==> zinc <==
## CPU
module CPU(
				clk,
			  rst_n,
		   IO_stall,
         awid_m_inf,
       awaddr_m_inf,
       awsize_m_inf,
      awburst_m_inf,
        awlen_m_inf,
      awvalid_m_inf,
      awready_m_inf,
        wdata_m_inf,
        wlast_m_inf,
       wvalid_m_inf,
       wready_m_inf,
          bid_m_inf,
        bresp_m_inf,
       bvalid_m_inf,
       bready_m_inf,
         arid_m_inf,
       araddr_m_inf,
        arlen_m_inf,
       arsize_m_inf,
      arburst_m_inf,
      arvalid_m_inf,
      arready_m_inf, 
          rid_m_inf,
        rdata_m_inf,
        rresp_m_inf,
        rlast_m_inf,
       rvalid_m_inf,
       rready_m_inf 
);
input  wire clk, rst_n;
output reg  IO_stall;
parameter ID_WIDTH = 4 , ADDR_WIDTH = 32, DATA_WIDTH = 16, DRAM_NUMBER=2, WRIT_NUMBER=1;
output  wire [WRIT_NUMBER * ID_WIDTH-1:0]        awid_m_inf;
output  wire [WRIT_NUMBER * ADDR_WIDTH-1:0]    awaddr_m_inf;
output  wire [WRIT_NUMBER * 3 -1:0]            awsize_m_inf;
output  wire [WRIT_NUMBER * 2 -1:0]           awburst_m_inf;
output  wire [WRIT_NUMBER * 7 -1:0]             awlen_m_inf;
output  wire [WRIT_NUMBER-1:0]                awvalid_m_inf;
input   wire [WRIT_NUMBER-1:0]                awready_m_inf;
output  wire [WRIT_NUMBER * DATA_WIDTH-1:0]     wdata_m_inf;
output  wire [WRIT_NUMBER-1:0]                  wlast_m_inf;
output  wire [WRIT_NUMBER-1:0]                 wvalid_m_inf;
input   wire [WRIT_NUMBER-1:0]                 wready_m_inf;
input   wire [WRIT_NUMBER * ID_WIDTH-1:0]         bid_m_inf;
input   wire [WRIT_NUMBER * 2 -1:0]             bresp_m_inf;
input   wire [WRIT_NUMBER-1:0]             	   bvalid_m_inf;
output  wire [WRIT_NUMBER-1:0]                 bready_m_inf;
output  wire [DRAM_NUMBER * ID_WIDTH-1:0]       arid_m_inf;
output  wire [DRAM_NUMBER * ADDR_WIDTH-1:0]   araddr_m_inf;
output  wire [DRAM_NUMBER * 7 -1:0]            arlen_m_inf;
output  wire [DRAM_NUMBER * 3 -1:0]           arsize_m_inf;
output  wire [DRAM_NUMBER * 2 -1:0]          arburst_m_inf;
output  wire [DRAM_NUMBER-1:0]               arvalid_m_inf;
  ...
clock: 4.08 ns
lec_check: 0
cap_margin: 5
core_margin: 2
core_utilization: 72
cts_cluster_diameter: 231
cts_cluster_size: 15
setup_slack_margin: 1.03
slew_margin: 20
tns_end_percent: 5
run.sh (not shown) runs the stock make flow with config.mk's settings and CLKGATE_MAP_FILE=.
==> lagoon: changes against zinc <==
- ABC_AREA: unset -> 1
- CAP_MARGIN: 5 -> 20
- CORE_UTILIZATION: 72 -> 66
- CTS_CLUSTER_DIAMETER: 231 -> unset
- CTS_CLUSTER_SIZE: 15 -> 22
- SETUP_SLACK_MARGIN: 1.03 -> unset
- TNS_END_PERCENT: 5 -> unset
==> flow/constraint.sdc (replaced) <==
create_clock -name core_clock -period 2.63 [get_ports {clk}]
set_input_delay 0.5260 -clock core_clock [delete_from_list [all_inputs] [get_ports {clk}]]
set_output_delay 0.5260 -clock core_clock [all_outputs]
set_load 0.01 [all_outputs]
==> umber: changes against zinc <==
- CAP_MARGIN: 5 -> 20
- CORE_UTILIZATION: 72 -> 40
- CTS_CLUSTER_DIAMETER: 231 -> unset
- CTS_CLUSTER_SIZE: 15 -> unset
- SETUP_SLACK_MARGIN: 1.03 -> unset
- TNS_END_PERCENT: 5 -> unset
==> flow/constraint.sdc (replaced) <==
create_clock -name core_clock -period 6.0 [get_ports {clk}]
set_input_delay 1.2000 -clock core_clock [delete_from_list [all_inputs] [get_ports {clk}]]
set_output_delay 1.2000 -clock core_clock [all_outputs]
set_load 0.01 [all_outputs]
==> quartz: changes against zinc <==
- CAP_MARGIN: 5 -> 20
- CTS_CLUSTER_DIAMETER: 231 -> 391
- CTS_CLUSTER_SIZE: 15 -> unset
- PLACE_DENSITY: unset -> 0.4
- SETUP_SLACK_MARGIN: 1.03 -> unset
- TNS_END_PERCENT: 5 -> unset
==> flow/constraint.sdc (replaced) <==
create_clock -name core_clock -period 3.79 [get_ports {clk}]
set_input_delay 0.7580 -clock core_clock [delete_from_list [all_inputs] [get_ports {clk}]]
set_output_delay 0.7580 -clock core_clock [all_outputs]
set_load 0.01 [all_outputs]
==> summary of the runs <==
zinc produced a layout that fails on setup timing. lagoon ran to the end with violations: setup timing. quartz completed and failed the layout checks on setup timing. umber ran to the end with no violations. The lowest maximum frequency belongs to umber, the highest to quartz. Between lagoon and quartz, the lower die size is in quartz (gap about 12%, measured against quartz). Global-route usage: zinc > quartz > lagoon > umber. Clock-buffer cell count, lowest first: zinc, quartz, lagoon, umber. Clock skew, lowest first: umber, zinc, quartz, lagoon. Of lagoon and quartz, lagoon has the higher critical path depth (gap 6).
==> figures <==
	quartz	umber	lagoon	zinc
Status	failed layout checks	no timing/DRC/antenna violations	failed layout checks	failed layout checks
Reasons for failing layout checks	setup timing	-	setup timing	setup timing
Drt initial violations	5,307	3,050	6,564	4,536
Cells on Worst Hold Path	-	0	0	-
RSZ-0062 raised after global routing	yes	no	yes	yes
Proportion of synthesized chip area in sequential cells	37.1%	37.1%	35.9%	37.1%
Chip area in the Yosys report	0.0288 sq mm	0.0288 sq mm	0.0297 sq mm	0.0288 sq mm
Hold buffer count at cts	0	0	1	0
Launch point of the critical path	rt_data[1]	rs_data[8]	rt_data[5]	rs_data[2]
Launch instance of the worst min-delay path	-	current_state[0]	current_state[0]	-
Xor+xnor area frac	2.22%	2.22%	0.854%	2.22%
GR Layer Usage met1	62.9%	36.2%	64.6%	63.1%
Count of clock-net buffers in the final layout	56	73	62	43
Routability Congestion	1.05	0.925	1.12	1.04


==> inputs of harbor <==
CPU again, from the RTL that the note above started with.
Settings: LEC_CHECK=0, CAP_MARGIN=25, CELL_PAD_IN_SITES_DETAIL_PLACEMENT=2, CELL_PAD_IN_SITES_GLOBAL_PLACEMENT=2, CORE_MARGIN=2, CORE_UTILIZATION=68, CTS_CLUSTER_SIZE=99, GPL_ROUTABILITY_DRIVEN=0, GPL_TIMING_DRIVEN=0, MAX_ROUTING_LAYER=met5, PLACE_DENSITY=0.57, SLEW_MARGIN=35, TNS_END_PERCENT=45; clock period 5.87 ns.
==> inputs of nickel, as changes to harbor <==
==> flow/config.mk (replaced) <==
export PLATFORM = sky130hd
export DESIGN_NAME = CPU
export DESIGN_NICKNAME = CPU
export VERILOG_FILES = /design/flow/design.v
export SDC_FILE = /design/flow/constraint.sdc
export NUM_CORES = 4
export LEC_CHECK = 0
export CAP_MARGIN = 20
export CORE_MARGIN = 2
export CORE_UTILIZATION = 40
export SLEW_MARGIN = 20
==> flow/constraint.sdc (replaced) <==
create_clock -name core_clock -period 5.88 [get_ports {clk}]
set_input_delay 1.1760 -clock core_clock [delete_from_list [all_inputs] [get_ports {clk}]]
set_output_delay 1.1760 -clock core_clock [all_outputs]
set_load 0.01 [all_outputs]
==> notes <==
- harbor ended with an error in 3_1_place_gp_skip_io. nickel passed the timing, design-rule and antenna checks.
- Between nickel and harbor, the lower die size is in harbor (gap about 70%, measured against harbor).
- Synthesized cell count is the same in nickel and harbor.
- Synthesized area is the same in harbor and nickel.
==> figures <==
| quantity | nickel | harbor |
|---|---|---|
| Run status | finished clean | aborted with a tool error |
| Failing step | - | 3_1_place_gp_skip_io |
| Area of the die | 74100 µm² | 44000 µm² |
| Multiplexer share of the synthesized area | 0.119 | 0.119 |
| Adders+Majority by Area | 0.107 | 0.107 |
| Chip area estimate from yosys synthesis | 28800 µm² | 28800 µm² |
| Number of standard-cell rows in the floorplan | 98 | 75 |
| Portion of the post-synthesis area used by sequential elements | 0.371 | 0.371 |
| Count of different cell masters after synthesis | 84 | 84 |
| Placeable core region | 71400 µm² | 41900 µm² |
| X dimension of the die | 272 µm | 210 µm |
| FP Core Util | 0.403 | 0.687 |
| Yosys cell count | 3098 | 3098 |
| Die Y | 272 µm | 210 µm |
| Synthesized netlist cell count | 3098 | 3098 |
| Synth Area in XOR/XNOR | 0.0222 | 0.0222 |
| Number of flops mapped to enable cells by yosys | 16 | 16 |


==> inputs of try-cedar <==
CPU again, from the RTL that the note above started with.
## CPU
module CPU(
				clk,
			  rst_n,
		   IO_stall,
         awid_m_inf,
       awaddr_m_inf,
       awsize_m_inf,
      awburst_m_inf,
        awlen_m_inf,
      awvalid_m_inf,
      awready_m_inf,
        wdata_m_inf,
        wlast_m_inf,
       wvalid_m_inf,
       wready_m_inf,
          bid_m_inf,
        bresp_m_inf,
       bvalid_m_inf,
       bready_m_inf,
         arid_m_inf,
       araddr_m_inf,
        arlen_m_inf,
       arsize_m_inf,
      arburst_m_inf,
      arvalid_m_inf,
      arready_m_inf, 
          rid_m_inf,
        rdata_m_inf,
        rresp_m_inf,
        rlast_m_inf,
       rvalid_m_inf,
       rready_m_inf 
);
Settings: LEC_CHECK=0, ABC_AREA=1, CAP_MARGIN=0, CORE_ASPECT_RATIO=0.94, CORE_MARGIN=2, CORE_UTILIZATION=72, CTS_CLUSTER_DIAMETER=390, CTS_CLUSTER_SIZE=100, HOLD_SLACK_MARGIN=-0.06, PLACE_DENSITY=0.42, SETUP_SLACK_MARGIN=0.5, SLEW_MARGIN=20; clock period 2.63 ns.
==> try-garnet: changes against try-cedar <==
Settings changed: ABC_AREA 1 to unset, CAP_MARGIN 0 to 35, CORE_ASPECT_RATIO 0.94 to unset, CORE_UTILIZATION 72 to 43, CTS_CLUSTER_DIAMETER 390 to unset, CTS_CLUSTER_SIZE 100 to 11, GPL_ROUTABILITY_DRIVEN set to 0, HOLD_SLACK_MARGIN -0.06 to 0.03, PLACE_DENSITY 0.42 to unset, SETUP_SLACK_MARGIN 0.5 to -0.12, TNS_END_PERCENT set to 75.
==> flow/constraint.sdc (replaced) <==
create_clock -name core_clock -period 3.8 [get_ports {clk}]
set_input_delay 0.7600 -clock core_clock [delete_from_list [all_inputs] [get_ports {clk}]]
set_output_delay 0.7600 -clock core_clock [all_outputs]
set_load 0.01 [all_outputs]
==> try-yarrow: changes against try-cedar <==
Settings changed: ABC_AREA 1 to unset, CAP_MARGIN 0 to 20, CORE_ASPECT_RATIO 0.94 to unset, CTS_CLUSTER_DIAMETER 390 to unset, CTS_CLUSTER_SIZE 100 to 37, HOLD_SLACK_MARGIN -0.06 to unset, PLACE_DENSITY 0.42 to unset, PLACE_DENSITY_LB_ADDON set to 0.28, SETUP_SLACK_MARGIN 0.5 to 1.07, TNS_END_PERCENT set to 5.
==> flow/constraint.sdc (replaced) <==
create_clock -name core_clock -period 3.64 [get_ports {clk}]
set_input_delay 0.7280 -clock core_clock [delete_from_list [all_inputs] [get_ports {clk}]]
set_output_delay 0.7280 -clock core_clock [all_outputs]
set_load 0.01 [all_outputs]
==> results <==
Status: try-garnet complete, but fails checks; try-cedar stopped before the end; try-yarrow complete, but fails checks
Failing step: try-garnet -; try-cedar global routing (5_1_grt); try-yarrow -
Reasons for failing layout checks: try-garnet setup timing; try-cedar -; try-yarrow setup timing
Fin area: try-garnet 33200 um^2; try-cedar -; try-yarrow 33500 um^2
XOR Share, Synth: try-garnet 2.22%; try-cedar 0.854%; try-yarrow 2.22%
Critical Setup Path Class: try-garnet flip-flop to flip-flop; try-cedar -; try-yarrow flip-flop to flip-flop
# Taps: try-garnet 864; try-cedar -; try-yarrow 525
CTS clk-pin slew, worst paths: try-garnet 0.06 ns; try-cedar -; try-yarrow 0.08 ns
Power density cells: try-garnet 297 nW/um^2; try-cedar -; try-yarrow 304 nW/um^2
Fraction of area in multi-input gates: try-garnet 48.8%; try-cedar -; try-yarrow 50.2%
Count of instantiated cells in the yosys netlist: try-garnet 3098; try-cedar 3906; try-yarrow 3098
Max-capacitance violation count: try-garnet 0; try-cedar -; try-yarrow 0
Non-clock buffers: try-garnet 337; try-cedar -; try-yarrow 352
Final Critical Period: try-garnet 5.16 ns; try-cedar -; try-yarrow 5.30 ns
Largest stage delay on the critical path: try-garnet 0.56 ns; try-cedar -; try-yarrow 0.56 ns
Final design utilization: try-garnet 50.3%; try-cedar -; try-yarrow 84.6%
Clock group total power: try-garnet 4720 uW; try-cedar -; try-yarrow 4800 uW
Worst slack on hold paths: try-garnet 0.162 ns; try-cedar -; try-yarrow 0.141 ns
TritonCTS Buffers: try-garnet 49; try-cedar 8; try-yarrow 44
Largest power group: try-garnet registers; try-cedar -; try-yarrow registers
Register fraction of the total cell area: try-garnet 32.2%; try-cedar -; try-yarrow 32.0%
Setup-violating endpoint count in the final report: try-garnet 18; try-cedar -; try-yarrow 20


==> job 1681: inputs <==
CPU again, from the RTL that the note above started with.
// CPU
module CPU(
				clk,
			  rst_n,
		   IO_stall,
         awid_m_inf,
       awaddr_m_inf,
       awsize_m_inf,
      awburst_m_inf,
        awlen_m_inf,
      awvalid_m_inf,
      awready_m_inf,
        wdata_m_inf,
        wlast_m_inf,
       wvalid_m_inf,
       wready_m_inf,
          bid_m_inf,
        bresp_m_inf,
       bvalid_m_inf,
       bready_m_inf,
         arid_m_inf,
       araddr_m_inf,
        arlen_m_inf,
       arsize_m_inf,
      arburst_m_inf,
      arvalid_m_inf,
      arready_m_inf, 
          rid_m_inf,
        rdata_m_inf,
        rresp_m_inf,
        rlast_m_inf,
       rvalid_m_inf,
       rready_m_inf 
);
make LEC_CHECK=0 CAP_MARGIN=20 CORE_MARGIN=2 CORE_UTILIZATION=72 CTS_CLUSTER_DIAMETER=30 CTS_CLUSTER_SIZE=48 PLACE_DENSITY_LB_ADDON=0.26 SETUP_SLACK_MARGIN=0.81 SLEW_MARGIN=20 finish   # period 3.27 ns
==> job 7743: changes against job 1681 <==
==> flow/config.mk (replaced) <==
export PLATFORM = sky130hd
export DESIGN_NAME = CPU
export DESIGN_NICKNAME = CPU
export VERILOG_FILES = /design/flow/design.v
export SDC_FILE = /design/flow/constraint.sdc
export NUM_CORES = 4
export LEC_CHECK = 0
export CAP_MARGIN = 20
export CORE_MARGIN = 2
export CORE_UTILIZATION = 23
export GPL_ROUTABILITY_DRIVEN = 0
export HOLD_SLACK_MARGIN = 0.03
export SLEW_MARGIN = 20
==> flow/constraint.sdc (replaced) <==
create_clock -name core_clock -period 3.8 [get_ports {clk}]
set_input_delay 0.7600 -clock core_clock [delete_from_list [all_inputs] [get_ports {clk}]]
set_output_delay 0.7600 -clock core_clock [all_outputs]
set_load 0.01 [all_outputs]
==> qor summary <==
Run status: job 7743 complete, but fails checks; job 1681 did not finish
Stage where the flow stopped: job 7743 -; job 1681 global routing
Violated checks: job 7743 negative setup slack; job 1681 -
Setup Buffers After CTS: job 7743 17; job 1681 83
Number of placed cells counting well taps: job 7743 4820; job 1681 3742
H-tree Lvls: job 7743 2; job 1681 3
Number of standard-cell rows in the floorplan: job 7743 129; job 1681 73
Core utilization before placement: job 7743 23.2%; job 1681 72.7%
Total die size: job 7743 0.128 sq mm; job 1681 0.0416 sq mm
Die Y: job 7743 358 um; job 1681 204 um
Cell resize tally after clock tree synthesis: job 7743 108; job 1681 338
Place WS: job 7743 -1.47 ns; job 1681 -2.01 ns
Core Region: job 7743 0.124 sq mm; job 1681 0.0395 sq mm
X dimension of the die: job 7743 358 um; job 1681 204 um
Part of the Yosys area used for sequential elements: job 7743 37.1%; job 1681 37.1%
Instance area at placement: job 7743 0.0323 sq mm; job 1681 0.0314 sq mm
Final HPWL from detailed placement: job 7743 75400 um; job 1681 72900 um
Number of warnings printed during yosys synthesis: job 7743 5; job 1681 5
Number of buffers inserted during clock tree synthesis: job 7743 48; job 1681 85


==> 12-10: inputs <==
Starting RTL as in the previous note.
==> flow/config.mk <==
export PLATFORM = sky130hd
export DESIGN_NAME = CPU
export DESIGN_NICKNAME = CPU
export VERILOG_FILES = /design/flow/design.v
export SDC_FILE = /design/flow/constraint.sdc
export NUM_CORES = 4
export LEC_CHECK = 0
export CAP_MARGIN = 0
export CELL_PAD_IN_SITES_DETAIL_PLACEMENT = 1
export CORE_ASPECT_RATIO = 0.74
export CORE_MARGIN = 4
export CORE_UTILIZATION = 53
export CTS_CLUSTER_DIAMETER = 314
export GPL_TIMING_DRIVEN = 0
export MIN_ROUTING_LAYER = met2
export SETUP_SLACK_MARGIN = 1.0
export SLEW_MARGIN = 30
export TNS_END_PERCENT = 95
==> flow/constraint.sdc <==
create_clock -name core_clock -period 6.0 [get_ports {clk}]
set_input_delay 1.2000 -clock core_clock [delete_from_list [all_inputs] [get_ports {clk}]]
set_output_delay 1.2000 -clock core_clock [all_outputs]
set_load 0.01 [all_outputs]
==> inputs of 02-23, as changes to 12-10 <==
- CAP_MARGIN: 0 -> 25
- CELL_PAD_IN_SITES_DETAIL_PLACEMENT: 1 -> unset
- CORE_ASPECT_RATIO: 0.74 -> unset
- CORE_MARGIN: 4 -> 2
- CORE_UTILIZATION: 53 -> 62
- CTS_CLUSTER_DIAMETER: 314 -> unset
- GPL_TIMING_DRIVEN: 0 -> 1
- HOLD_SLACK_MARGIN: unset -> 0.19
- MAX_ROUTING_LAYER: unset -> met5
- MIN_ROUTING_LAYER: met2 -> unset
- PLACE_DENSITY: unset -> 0.57
- SETUP_SLACK_MARGIN: 1.0 -> unset
- SLEW_MARGIN: 30 -> 20
- TNS_END_PERCENT: 95 -> 45
==> flow/constraint.sdc (replaced) <==
create_clock -name core_clock -period 7.16 [get_ports {clk}]
set_input_delay 1.4320 -clock core_clock [delete_from_list [all_inputs] [get_ports {clk}]]
set_output_delay 1.4320 -clock core_clock [all_outputs]
set_load 0.01 [all_outputs]
==> impl_metrics.ini <==
; generated from flow reports
[status]
run_status = stopped before the end
failing_step = global routing (5_1_grt)
error_message = [ERROR GRT-0116] Global routing finished with congestion. Check the congestion regions in the DRC Viewer.

[die]
rows = 73
floorplan.die.height_um = 208
fp-utilization_pct = 53.6
die_width_um = 279
core_area_sq_um = 53700

[placed_design]
port_buffers = 97
detailed_place_hpwl_um = 113000
placedInstanceArea_sq_um = 31400

[global_routing]
grt_busiest_layer = met3
overall_global_routing_usage_pct = 101
gr-usage-met3_pct = 114
grt_use_met2_pct = 97.5
globalRouteOverflowTotal = 2586

[clock_network]
cts_repair_resize_count = 155
postCtsSetupRepairBufs = 59
tritoncts.num_buffers = 44
Source of the figures above: 12-10

==> impl_metrics.ini <==
; flow metrics
[placed_design]
detailed_place_hpwl_um = 63000
port_buffers = 99

[global_routing]
grt_busiest_layer = met2
grt_use_met2_pct = 60.3
globalRouteOverflowTotal = 0

[status]
run_status = no timing/DRC/antenna violations

[die]
die_width_um = 219
fp-utilization_pct = 63.1

[clock_network]
tritoncts.num_buffers = 45
cts_repair_resize_count = 0
Source of the figures above: 02-23

Power is estimated from default activity; no workload was simulated.
